## run 1
## fmad_fp32
module fmad_fp32
  (
   input         clk,
   input         reset,
   input         req,
   input [31:0]  x,
   input [31:0]  y,
   input [31:0]  z,
   output [31:0] rslt,
   output [4:0]  flag
   );
   wire signed [31:0] acc0, acc1, acc2, acc3;
   wire signed [9:0]  exp0, exp1, exp2, exp3;
   fmad fmad
     (
      .clk(clk),
      .reset(reset),
      .req(req),
      .req_command(1),
      .x(x),
      .y(y),
      .z(z),
      .w(32'h0),
      .acc0(acc0), .acc1(acc1), .acc2(acc2), .acc3(acc3),
      .exp0(exp0), .exp1(exp1), .exp2(exp2), .exp3(exp3),
      .rslt(rslt),
      .flag(flag)
   );
endmodule
For scale: about 7700 cells after synthesis, about 340 flip-flops, roughly 140 I/O pins, about 52000 um^2 of cells after synthesis.
export LEC_CHECK = 0
export ABC_AREA = 1
export CAP_MARGIN = 40
export CORE_ASPECT_RATIO = 1.34
export CORE_MARGIN = 2
export CORE_UTILIZATION = 72
export CTS_CLUSTER_SIZE = 10
export PLACE_DENSITY = 0.38
export SETUP_SLACK_MARGIN = 0.59
export SLEW_MARGIN = 20
create_clock -name core_clock -period 2.09 [get_ports {clk}]
run.sh (not shown) runs the stock make flow with config.mk's settings and CLKGATE_MAP_FILE=.
FAIL run 1 @ 3_5_place_dp: tool exited with error
Input changes introduced in run 2 (baseline for comparison: run 1):
Settings: PLACE_DENSITY removed (was 0.38); ABC_AREA removed (was 1); CAP_MARGIN changed from 40 to 10; CTS_CLUSTER_SIZE changed from 10 to 36; SETUP_SLACK_MARGIN removed (was 0.59); CORE_ASPECT_RATIO removed (was 1.34); the clock period (ns, I/O delays scaled along) changed from 2.09 to 14.6.
The flow for run 2 finished, though final verification flagged setup timing.
Chip area estimate from yosys synthesis for run 2: about 0.9% up relative to run 1
Compared with run 1, run 2 shows total standard cell area after synthesis that has gone up slightly.
Synthesized cell count in run 2 is 1174 lower than in run 1
Relative to run 2, the following input files were edited for run 3:
Settings: ABC_AREA now 1, previously not set; CTS_CLUSTER_SIZE now 17, was 36; CTS_CLUSTER_DIAMETER now 209, previously not set; CAP_MARGIN now 15, was 10; the clock period (ns, I/O delays scaled along) now 13.6, was 14.6.
[summary]
Across run 2 and run 3, a clean result was obtained everywhere but in run 2.
Run 2 finished all stages; however, its layout fails the closing checks, the failures being setup timing.
Summary of run 3 over run 2: total track usage rose 2.5 points.
Cell with the biggest individual delay on the critical path: sky130_fd_sc_hd__clkdlybuf4s50_1 -> run 3, sky130_fd_sc_hd__mux4_2 -> run 2
[compare] base=run 2 new=run 3: final cell area excluding filler cells down about 3%; depth of the critical timing path with buffers and inverters included shows a reduction of 48%.
Compared to run 2, the routing of run 3 uses more wire.
Compared with run 2, in run 3 combinational share of cell area saw a decrease; setup slack after placement saw an increase.
Here is what was changed in the inputs of run 4 compared with run 3.
Settings: an added PLACE_DENSITY of 0.42; a deleted ABC_AREA that had been 1; a change of CAP_MARGIN from 15 to 20; an added TNS_END_PERCENT of 10; a change of CTS_CLUSTER_SIZE from 17 to 100; a deleted CTS_CLUSTER_DIAMETER that had been 209; a change of the clock period (ns, I/O delays scaled along) from 13.6 to 9.02.
5_1_grt: run 4 exited with error. Count of placed standard cells including taps was higher in the run labelled run 4. Compared to run 3, run 4 has floorplan-stage core utilization 0.26 points higher. Between run 4 and run 3, it is run 4 whose half-perimeter wire length after detailed placement is higher, by 12000 um. Diff run 3 -> run 4 | cell area after placement | up by more than 10%. Diff run 3 -> run 4 | routability-driven placement congestion ratio | increase of 1.6%.
--- input diff run 4..run 5 ---
Settings: a deleted TNS_END_PERCENT that had been 10; a change of CORE_UTILIZATION from 72 to 40; a deleted PLACE_DENSITY that had been 0.42; a deleted CTS_CLUSTER_SIZE that had been 100; a change of the clock period (ns, I/O delays scaled along) from 9.02 to 16.8.
### Flow results
- Run 5 ran to completion and came out clean on the timing, DRC and antenna checks.
- Comparing run 5 with run 4, the synthesized area per cell came out essentially unchanged.
- [compare] base=run 4 new=run 5: die height saw an increase; number of post-CTS setup repair buffers went down by 34; area of placed instances shows a reduction of about 15%; die size rose about 80%.
- Standard-cell row count went up by more than a quarter going from run 4 to run 5.


fmad_fp32 again, from the RTL that the note above started with.
==> flow/config.mk <==
export PLATFORM = sky130hd
export DESIGN_NAME = fmad_fp32
export DESIGN_NICKNAME = fmad_fp32
export VERILOG_FILES = /design/flow/design.v
export SDC_FILE = /design/flow/constraint.sdc
export NUM_CORES = 4
export LEC_CHECK = 0
export CAP_MARGIN = 0
export CORE_MARGIN = 2
export CORE_UTILIZATION = 72
export CTS_CLUSTER_DIAMETER = 301
export CTS_CLUSTER_SIZE = 100
export PLACE_DENSITY = 0.36
export SLEW_MARGIN = 20
export TNS_END_PERCENT = 40
==> flow/constraint.sdc <==
create_clock -name core_clock -period 9.7 [get_ports {clk}]
set_input_delay 1.9400 -clock core_clock [delete_from_list [all_inputs] [get_ports {clk}]]
set_output_delay 1.9400 -clock core_clock [all_outputs]
set_load 0.01 [all_outputs]
The first run never finished: it broke off in global routing.
==> next run, changes <==
--- a/flow/config.mk
+++ b/flow/config.mk
@@ -8 +8 @@
-export CAP_MARGIN = 0
+export CAP_MARGIN = 15
@@ -11,3 +11 @@
-export CTS_CLUSTER_DIAMETER = 301
-export CTS_CLUSTER_SIZE = 100
-export PLACE_DENSITY = 0.36
+export CTS_CLUSTER_SIZE = 40
@@ -15 +12,0 @@
-export TNS_END_PERCENT = 40
==> flow/constraint.sdc (replaced) <==
create_clock -name core_clock -period 13.6 [get_ports {clk}]
set_input_delay 2.7200 -clock core_clock [delete_from_list [all_inputs] [get_ports {clk}]]
set_output_delay 2.7200 -clock core_clock [all_outputs]
set_load 0.01 [all_outputs]
What happened: This time the run finished with negative setup slack left. Die size stays the same. Area after synthesis stays the same. Synthesized cell count is unchanged.
==> next run, changes <==
--- a/flow/config.mk
+++ b/flow/config.mk
@@ -7,0 +8 @@
+export ABC_AREA = 1
@@ -11 +12,3 @@
-export CTS_CLUSTER_SIZE = 40
+export CTS_CLUSTER_DIAMETER = 319
+export CTS_CLUSTER_SIZE = 98
+export PLACE_DENSITY = 0.86
@@ -12,0 +16 @@
+export TNS_END_PERCENT = 10
==> flow/constraint.sdc (replaced) <==
create_clock -name core_clock -period 9.91 [get_ports {clk}]
set_input_delay 1.9820 -clock core_clock [delete_from_list [all_inputs] [get_ports {clk}]]
set_output_delay 1.9820 -clock core_clock [all_outputs]
set_load 0.01 [all_outputs]
Effect:
- The new run ended with an error in global routing
- area after synthesis came out lower by 0.87%
- die area goes down by 0.86%
- synthesized cell count grows by 18%
==> next run, changes <==
==> flow/config.mk (replaced) <==
export PLATFORM = sky130hd
export DESIGN_NAME = fmad_fp32
export DESIGN_NICKNAME = fmad_fp32
export VERILOG_FILES = /design/flow/design.v
export SDC_FILE = /design/flow/constraint.sdc
export NUM_CORES = 4
export LEC_CHECK = 0
export CAP_MARGIN = 20
export CORE_MARGIN = 2
export CORE_UTILIZATION = 40
export SLEW_MARGIN = 20
==> flow/constraint.sdc (replaced) <==
create_clock -name core_clock -period 17.5 [get_ports {clk}]
set_input_delay 3.5000 -clock core_clock [delete_from_list [all_inputs] [get_ports {clk}]]
set_output_delay 3.5000 -clock core_clock [all_outputs]
set_load 0.01 [all_outputs]
The changed run completed with no timing, DRC or antenna violations.
Area after synthesis is higher by 0.88%.
Synthesized cell count goes down by 15%.
Die size grows by 80%.
==> next run, changes <==
--- a/flow/config.mk
+++ b/flow/config.mk
@@ -10 +10,3 @@
-export CORE_UTILIZATION = 40
+export CORE_UTILIZATION = 72
+export CTS_CLUSTER_SIZE = 100
+export PLACE_DENSITY = 0.43
@@ -11,0 +14 @@
+export TNS_END_PERCENT = 40
==> flow/constraint.sdc (replaced) <==
create_clock -name core_clock -period 11.4 [get_ports {clk}]
set_input_delay 2.2800 -clock core_clock [delete_from_list [all_inputs] [get_ports {clk}]]
set_output_delay 2.2800 -clock core_clock [all_outputs]
set_load 0.01 [all_outputs]
Result: This time the run never finished: it broke off in global routing on ODB-0269. Synthesized area does not change. Synthesized cell count is unchanged. Die area falls by about 44%.


Starting RTL as in the previous note.
Design fmad_fp32, start of the top module:
module fmad_fp32
  (
   input         clk,
   input         reset,
   input         req,
   input [31:0]  x,
   input [31:0]  y,
   input [31:0]  z,
   output [31:0] rslt,
   output [4:0]  flag
   );
   wire signed [31:0] acc0, acc1, acc2, acc3;
   wire signed [9:0]  exp0, exp1, exp2, exp3;
   fmad fmad
     (
      .clk(clk),
      .reset(reset),
      .req(req),
      .req_command(1),
      .x(x),
      .y(y),
      .z(z),
      .w(32'h0),
      .acc0(acc0), .acc1(acc1), .acc2(acc2), .acc3(acc3),
      .exp0(exp0), .exp1(exp1), .exp2(exp2), .exp3(exp3),
      .rslt(rslt),
      .flag(flag)
   );
endmodule
clock: 14.7 ns
lec_check: 0
cap_margin: 10
cell_pad_in_sites_detail_placement: 1
core_aspect_ratio: 1.72
core_margin: 8
core_utilization: 40
gpl_routability_driven: 1
min_routing_layer: met1
setup_slack_margin: -0.65
slew_margin: 20
The first run completed, yet does not pass: negative setup slack.
==> next run, changes <==
Settings changed: CAP_MARGIN 10 to 20, CELL_PAD_IN_SITES_DETAIL_PLACEMENT 1 to not set, CORE_ASPECT_RATIO 1.72 to not set, CORE_MARGIN 8 to 2, CORE_UTILIZATION 40 to 58, GPL_ROUTABILITY_DRIVEN 1 to not set, MIN_ROUTING_LAYER met1 to not set, SETUP_SLACK_MARGIN -0.65 to not set.
Clock period 14.7 ns to 9.35 ns, I/O delays scaled along.
=> The new run finished but failed the layout checks on negative setup slack; wire length grows by 4.9%; setup slack is worse by 5700 ps; synthesized area does not change; final area grows by 24%.


fmad_fp32 again, from the RTL that the note above started with.
Settings: LEC_CHECK=0, ABC_AREA=1, CAP_MARGIN=15, CORE_MARGIN=2, CORE_UTILIZATION=72, CTS_CLUSTER_DIAMETER=319, CTS_CLUSTER_SIZE=98, PLACE_DENSITY=0.39, SETUP_SLACK_MARGIN=2.77, SLEW_MARGIN=20, TNS_END_PERCENT=10; clock period 9.35 ns.
The first run failed in 5_1_grt.
Edit:
ABC_AREA = not set   (was 1)
CAP_MARGIN = 20   (was 15)
CORE_UTILIZATION = 51   (was 72)
CTS_CLUSTER_DIAMETER = not set   (was 319)
CTS_CLUSTER_SIZE = not set   (was 98)
PLACE_DENSITY = not set   (was 0.39)
SETUP_SLACK_MARGIN = not set   (was 2.77)
TNS_END_PERCENT = not set   (was 10)
clock period = 16.8 ns   (was 9.35 ns; I/O delays follow)
This time the run finished with timing, DRC and antenna clean.
Area after synthesis climbs by 0.88%.
Synthesized cell count drops by 15%.
Die area climbs by 42%.
Edit:
ABC_AREA = 1   (was not set)
CORE_ASPECT_RATIO = 1.34   (was not set)
CORE_UTILIZATION = 72   (was 51)
CTS_CLUSTER_SIZE = 10   (was not set)
SETUP_SLACK_MARGIN = 0.59   (was not set)
clock period = 2.09 ns   (was 16.8 ns; I/O delays follow)
The new run failed in 3_5_place_dp.
Die area decreases by a quarter to a third.
Synthesized area fell slightly.
Synthesized cell count climbs by about a fifth.
Edit:
CAP_MARGIN = 15   (was 20)
CORE_ASPECT_RATIO = not set   (was 1.34)
CTS_CLUSTER_DIAMETER = 201   (was not set)
CTS_CLUSTER_SIZE = 72   (was 10)
SETUP_SLACK_MARGIN = -1.03   (was 0.59)
clock period = 10.7 ns   (was 2.09 ns; I/O delays follow)
Now the flow did not get past 5_1_grt (GRT-0116).
Die area stays flat.
Area after synthesis stays the same.
Synthesized cell count does not change.


build 16:
Starting RTL as in the previous note.
clock: 14.7 ns
lec_check: 0
cap_margin: 35
cell_pad_in_sites_detail_placement: 1
cell_pad_in_sites_global_placement: 1
core_aspect_ratio: 1.72
core_margin: 8
core_utilization: 40
cts_cluster_size: 45
gpl_routability_driven: 1
gpl_timing_driven: 0
min_routing_layer: met1
setup_slack_margin: -0.65
slew_margin: 20
Build 16 finished all stages; layout check result: FAIL, due to setup timing.
Relative to build 16, the following input files were edited for build 73:
==> flow/config.mk <==
export PLATFORM = sky130hd
export DESIGN_NAME = fmad_fp32
export DESIGN_NICKNAME = fmad_fp32
export VERILOG_FILES = /design/flow/design.v
export SDC_FILE = /design/flow/constraint.sdc
export NUM_CORES = 4
export LEC_CHECK = 0
export CAP_MARGIN = 20
export CORE_MARGIN = 2
export CORE_UTILIZATION = 65
export SLEW_MARGIN = 20
==> flow/constraint.sdc <==
create_clock -name core_clock -period 13.6 [get_ports {clk}]
set_input_delay 2.7200 -clock core_clock [delete_from_list [all_inputs] [get_ports {clk}]]
set_output_delay 2.7200 -clock core_clock [all_outputs]
set_load 0.01 [all_outputs]
==> results <==
Build 73 had finished all stages when the layout checks came back failing, citing setup timing.
Critical path depth: build 73 < build 16
On share of the final layout cell area in multi-input gates, the higher figure sits with build 73, not build 16.
Average routed wire per standard cell, build 73 vs build 16: down by more than a quarter
Build 16 was larger in final cell area than build 73.
Share of the clock period used by the worst path came out higher on build 73 than on build 16.
On post-CTS resize count, the higher figure sits with build 16, not build 73.
Input changes introduced in build 24 (baseline for comparison: build 73):
-- flow/config.mk --
<<< build 73, line 8
>>> build 24, line 8
export ABC_AREA = 1
<<< build 73, line 9
>>> build 24, line 10
export CORE_ASPECT_RATIO = 1.34
<<< build 73, line 10
export CORE_UTILIZATION = 65
>>> build 24, line 12
export CORE_UTILIZATION = 72
export CTS_CLUSTER_SIZE = 10
export GPL_TIMING_DRIVEN = 0
export PLACE_DENSITY = 0.43
export SETUP_SLACK_MARGIN = -0.17
==> flow/constraint.sdc <==
create_clock -name core_clock -period 2.09 [get_ports {clk}]
set_input_delay 0.4180 -clock core_clock [delete_from_list [all_inputs] [get_ports {clk}]]
set_output_delay 0.4180 -clock core_clock [all_outputs]
set_load 0.01 [all_outputs]
Findings:
In build 24, the mean post-synth cell area came out about 16% below the value in build 73.
NOTE number of instances in the synthesized netlist build 73->build 24 increased by more than 10%
Status: build 24 FAILED at global routing (tool error)
In the floorplan summary, build 24 is listed with a die area less than that of build 73.
Placer's final routability congestion estimate in build 24 vs build 73: up about 22%
Core outline area, build 24 and build 73, lower one = build 24.
In the reports for build 24 and build 73, the larger area reported by Yosys stat belongs to build 73.
For the register share after synthesis, build 24 came in 0.16 points higher than build 73 did.
Xor-xnor portion of the synthesized cell area, build 24 and build 73, higher one = build 73.
Diff build 73 -> build 24: aoi/oai-family share of the synthesized area has increased, number of cells upsized or downsized after cts has increased.
Here is what was changed in the inputs of build 20 compared with build 24.
-- flow/config.mk --
<<< build 24, line 9
export CAP_MARGIN = 20
>>> build 20, line 9
export CAP_MARGIN = 40
<<< build 24, line 14
export GPL_TIMING_DRIVEN = 0
export PLACE_DENSITY = 0.43
export SETUP_SLACK_MARGIN = -0.17
>>> build 20, line 14
export PLACE_DENSITY = 0.38
export SETUP_SLACK_MARGIN = 0.59
<<< build 24, line 18
>>> build 20, line 17
export TNS_END_PERCENT = 5
Results
Quantity of I/O buffers inserted on ports (build 20 vs. build 24) increases by more than 10%
The count of standard-cell rows was comparable across build 20 and build 24.
Build 20 vs build 24 — final weighted congestion in routability-driven placement climbed by a few percent
Build 20 | ERROR | clock tree synthesis
Build 20 against build 24: number of unique standard cell types used by synthesis held steady, share of the core filled by cells before placement held steady.
On pre-CTS setup slack: build 20 sits above build 24.


Starting RTL as in the previous note.
export LEC_CHECK = 0
export ABC_AREA = 1
export CAP_MARGIN = 0
export CORE_ASPECT_RATIO = 0.91
export CORE_MARGIN = 2
export CORE_UTILIZATION = 72
export CTS_CLUSTER_DIAMETER = 222
export CTS_CLUSTER_SIZE = 39
export SETUP_SLACK_MARGIN = 3.03
export SLEW_MARGIN = 20
create_clock -name core_clock -period 10.6 [get_ports {clk}]
The first run stopped in global routing on GRT-0116.
Edit:
- SETUP_SLACK_MARGIN: 3.03 -> 2.74
- clock period: 10.6 -> 10.3 ns (I/O delays scaled with it)
Effect: Now the flow never finished: it broke off in clock tree synthesis, error DPL-0033; synthesized cell count is unchanged; die size is unchanged; synthesized area does not change.
Edit:
- SETUP_SLACK_MARGIN: 2.74 -> 3.14
- clock period: 10.3 -> 10.6 ns (I/O delays scaled with it)
With this change the flow ended with an error in global routing, error GRT-0116.
Area after synthesis is unchanged.
Synthesized cell count is unchanged.
Die size is unchanged.
Edit:
- ABC_AREA: 1 -> unset
- CORE_ASPECT_RATIO: 0.91 -> unset
- CTS_CLUSTER_DIAMETER: 222 -> 301
- CTS_CLUSTER_SIZE: 39 -> 100
- PLACE_DENSITY: unset -> 0.36
- SETUP_SLACK_MARGIN: 3.14 -> unset
- TNS_END_PERCENT: unset -> 20
- clock period: 10.6 -> 9.0 ns (I/O delays scaled with it)
What happened: The new run died in global routing; area after synthesis is higher by 0.88%; die size increases by 0.87%; synthesized cell count went down by 15%.
Edit:
- ABC_AREA: unset -> 1
- CORE_ASPECT_RATIO: unset -> 0.91
- CTS_CLUSTER_DIAMETER: 301 -> 222
- CTS_CLUSTER_SIZE: 100 -> 39
- PLACE_DENSITY: 0.36 -> unset
- SETUP_SLACK_MARGIN: unset -> 2.91
- TNS_END_PERCENT: 20 -> unset
- clock period: 9.0 -> 10.3 ns (I/O delays scaled with it)
After rerunning: The changed run failed in global routing (GRT-0116). Synthesized cell count rose by about 18%. Die size fell by 0.86%. Area after synthesis fell by 0.87%.
